## JK
==> flow/design.v (excerpt) <==
module money_clicker(clk, rst, key_data, key_valid, tick, money, asset, HEX0, HEX1, HEX2, HEX3, HEX4, HEX5);
	input clk;
	input rst;
	input [7:0] key_data;
	input key_valid;
	input tick;
	output [39:0] money;
	output [7:0] asset;
	output [6:0] HEX0, HEX1, HEX2, HEX3, HEX4, HEX5;
	wire [3:0] Millions;
	wire [3:0] HundredThousands;
	wire [3:0] TenThousands;
	wire [3:0] Thousands;
	wire [3:0] Hundreds;
	wire [3:0] Tens;
	wire [3:0] Ones;
	wire click, buy, upgradeClick, one, two, three, four, five, six, seven, eight;
	wire [7:0] prev_data;
	wire selection;
	binaryToBCD convert (money[39:0], Millions[3:0], HundredThousands[3:0], TenThousands[3:0], Thousands[3:0], Hundreds[3:0], Tens[3:0], Ones[3:0]);
	hexDecoder H0(Ones[3:0], HEX0);
	hexDecoder H1(Tens[3:0], HEX1);
	hexDecoder H2(Hundreds[3:0], HEX2);
	hexDecoder H3(Thousands[3:0], HEX3);
	hexDecoder H4(TenThousands[3:0], HEX4);
	hexDecoder H5(HundredThousands[3:0], HEX5);
	prevData prev(clk, rst, key_valid, key_data, prev_data);
	logicController control(clk, rst, key_data, key_valid, click, buy, one, two, three, four, five, six, seven, eight, selection, upgradeClick);
	logicDatapath datapath(clk, rst, tick, money, prev_data, asset, click, buy, upgradeClick, one, two, three, four, five, six, seven, eight);
endmodule
Size in the first run: ~3,400 cells after synthesis, roughly 150 flip-flops.
Settings: LEC_CHECK=0, ABC_AREA=1, CAP_MARGIN=20, CORE_MARGIN=2, CORE_UTILIZATION=72, CTS_CLUSTER_DIAMETER=209, PLACE_DENSITY=0.37, SETUP_SLACK_MARGIN=4.01, SLEW_MARGIN=20; clock period 15.3 ns.
run.sh (not shown) runs the stock make flow with config.mk's settings and CLKGATE_MAP_FILE=.
Tool error GRT-0116 stopped JK during global routing; no final results.
Input changes introduced in MS (baseline for comparison: JK):
- CORE_UTILIZATION now 66, was 72
- SETUP_SLACK_MARGIN now -1.27, was 4.01
- CTS_CLUSTER_DIAMETER no longer set, was 209
- ABC_AREA no longer set, was 1
- PLACE_DENSITY no longer set, was 0.37
- the clock period (ns, I/O delays scaled along) now 19.3, was 15.3
Results
From the logs: MS reached the end of the flow and failed the layout checks with negative setup slack.
In MS relative to JK, cell count in the Yosys report had gone up by a few percent.
Synthesized-area fraction occupied by adder cells: MS vs JK down 1.6 points
Cmp JK and MS / count of mapped cells out of synthesis / lower: JK
In the flow results for JK and MS, the floorplan core area is larger on MS.

========
Starting RTL as in the previous note.
clock: 14.9 ns
lec_check: 0
cap_margin: 25
core_aspect_ratio: 1.63
core_margin: 2
core_utilization: 72
cts_cluster_size: 78
gpl_routability_driven: 1
max_routing_layer: met5
min_routing_layer: met1
setup_slack_margin: -1.52
slew_margin: 20
The first run stopped in clock tree synthesis with DPL-0038.
Edit:
Settings changed: CORE_UTILIZATION 72 to 20, CTS_CLUSTER_DIAMETER set to 86, GPL_TIMING_DRIVEN set to 0, MIN_ROUTING_LAYER met1 to met2, PLACE_DENSITY_LB_ADDON set to 0.03, SETUP_SLACK_MARGIN -1.52 to 1.11.
Clock period 14.9 ns to 13.3 ns, I/O delays scaled along.
The new run completed, yet does not pass: setup timing.
Synthesized cell count is unchanged.
Die area is higher to 3.5 times its value.
Synthesized area does not change.
Edit:
Settings changed: ABC_AREA set to 1, CAP_MARGIN 25 to 20, CORE_ASPECT_RATIO 1.63 to 0.5, CORE_UTILIZATION 20 to 64, CTS_CLUSTER_DIAMETER 86 to 358, CTS_CLUSTER_SIZE 78 to 96, GPL_ROUTABILITY_DRIVEN 1 to unset, GPL_TIMING_DRIVEN 0 to unset, MAX_ROUTING_LAYER met5 to unset, MIN_ROUTING_LAYER met2 to unset, PLACE_DENSITY set to 0.42, PLACE_DENSITY_LB_ADDON 0.03 to unset, SETUP_SLACK_MARGIN 1.11 to unset.
Effect:
- With this change the flow aborted during global routing with GRT-0228
- synthesized cell count goes down by 5.0%
- die size went down by 73%
- area after synthesis drops by 15%
Edit:
Settings changed: CORE_ASPECT_RATIO 0.5 to unset, CORE_UTILIZATION 64 to 67, CTS_CLUSTER_DIAMETER 358 to unset, PLACE_DENSITY 0.42 to unset.
Clock period 13.3 ns to 31.3 ns, I/O delays scaled along.
The new run completed without violations.
Die area falls by 4.6%.
Synthesized area stays the same.
Synthesized cell count stays the same.

========
== build 91 ==
money_clicker again, from the RTL that the note above started with.
Design money_clicker, start of the top module:
module money_clicker(clk, rst, key_data, key_valid, tick, money, asset, HEX0, HEX1, HEX2, HEX3, HEX4, HEX5);
	input clk;
	input rst;
	input [7:0] key_data;
	input key_valid;
	input tick;
	output [39:0] money;
	output [7:0] asset;
	output [6:0] HEX0, HEX1, HEX2, HEX3, HEX4, HEX5;
	wire [3:0] Millions;
	wire [3:0] HundredThousands;
	wire [3:0] TenThousands;
	wire [3:0] Thousands;
	wire [3:0] Hundreds;
	wire [3:0] Tens;
	wire [3:0] Ones;
	wire click, buy, upgradeClick, one, two, three, four, five, six, seven, eight;
	wire [7:0] prev_data;
	wire selection;
	binaryToBCD convert (money[39:0], Millions[3:0], HundredThousands[3:0], TenThousands[3:0], Thousands[3:0], Hundreds[3:0], Tens[3:0], Ones[3:0]);
	hexDecoder H0(Ones[3:0], HEX0);
	hexDecoder H1(Tens[3:0], HEX1);
	hexDecoder H2(Hundreds[3:0], HEX2);
	hexDecoder H3(Thousands[3:0], HEX3);
	hexDecoder H4(TenThousands[3:0], HEX4);
	hexDecoder H5(HundredThousands[3:0], HEX5);
	prevData prev(clk, rst, key_valid, key_data, prev_data);
	logicController control(clk, rst, key_data, key_valid, click, buy, one, two, three, four, five, six, seven, eight, selection, upgradeClick);
	logicDatapath datapath(clk, rst, tick, money, prev_data, asset, click, buy, upgradeClick, one, two, three, four, five, six, seven, eight);
endmodule
==> flow/config.mk <==
export PLATFORM = sky130hd
export DESIGN_NAME = money_clicker
export DESIGN_NICKNAME = money_clicker
export VERILOG_FILES = /design/flow/design.v
export SDC_FILE = /design/flow/constraint.sdc
export NUM_CORES = 4
export LEC_CHECK = 0
export CAP_MARGIN = 25
export CORE_ASPECT_RATIO = 1.63
export CORE_MARGIN = 2
export CORE_UTILIZATION = 71
export CTS_CLUSTER_SIZE = 78
export GPL_ROUTABILITY_DRIVEN = 1
export MAX_ROUTING_LAYER = met5
export MIN_ROUTING_LAYER = met1
export SETUP_SLACK_MARGIN = 3.89
export SLEW_MARGIN = 20
==> flow/constraint.sdc <==
create_clock -name core_clock -period 13.1 [get_ports {clk}]
set_input_delay 2.6200 -clock core_clock [delete_from_list [all_inputs] [get_ports {clk}]]
set_output_delay 2.6200 -clock core_clock [all_outputs]
set_load 0.01 [all_outputs]
Build 91: aborted in clock tree synthesis (tool error)
The inputs of build 75 differ from those of build 91 as listed below.
Settings: CORE_UTILIZATION changed from 71 to 20; SETUP_SLACK_MARGIN changed from 3.89 to 1.11; PLACE_DENSITY_LB_ADDON newly set to 0.03; MIN_ROUTING_LAYER changed from met1 to met2; the clock period (ns, I/O delays scaled along) changed from 13.1 to 13.3.
Findings:
STATUS run=build 75 STAGES=ALL_DONE FINAL_CHECKS=FAILED CAUSE=setup timing. Build 75 -> build 91: mux share of post-synthesis cell area delta 0, exact match. Note that the vertical die size recorded for build 75 amounts to 1.9 times the value seen in build 91. The initial cell density of the core in build 75 sits 51 points below the value recorded for build 91. Cmp build 91 and build 75 / area of the die / lower: build 91.
What build 93 does differently from build 75 at the input level:
Settings: CTS_CLUSTER_DIAMETER now 94, previously not set; GPL_TIMING_DRIVEN now 0, previously not set; SETUP_SLACK_MARGIN now 3.89, was 1.11.
[summary]
Every stage of build 93 finished as expected; the final checks, on the other hand, flagged setup timing, which means the layout fails.
Compared with build 75, final cell count in build 93 decreased by a little under 10%.
Of build 75 and build 93, the lower share of cell area taken by flip-flops and latches belongs to build 75.
Run comparison: build 93 capture point of the worst path HEX5[4]; build 75 capture point of the worst path HEX5[0]
The run showing the greater iteration count of the initial detailed-routing pass is build 93.
Here is what was changed in the inputs of build 54 compared with build 93.
Settings: a change of SETUP_SLACK_MARGIN from 3.89 to 1.11; a deleted CTS_CLUSTER_DIAMETER that had been 94; an added ABC_AREA of 1; a change of CORE_MARGIN from 2 to 3; a change of SLEW_MARGIN from 20 to 0.
==> comparison <==
In build 54 the implementation ran to completion but is not tape-out ready, as the final checks report DRC, setup timing.
Min total length of routed wires across build 54 and build 93: build 54
Taking build 93 as the reference, in build 54 diode insertion count for antenna repair moved up; total number of vias shrank by 7,596.
Signed area change from the synthesized netlist to the final layout in build 54 is 0.87 points below build 93.
Diff build 93 -> build 54: share of the clock period used by the worst path went down, critical path depth now larger, data arrival at the endpoint of the critical path now sits lower.
Delta (build 54 minus build 93): proportion of cell area occupied by registers went up; slew at the pin with the worst max-slew slack went down by 0.013 ns; number of standard cells in the final layout excluding fillers saw a decrease.
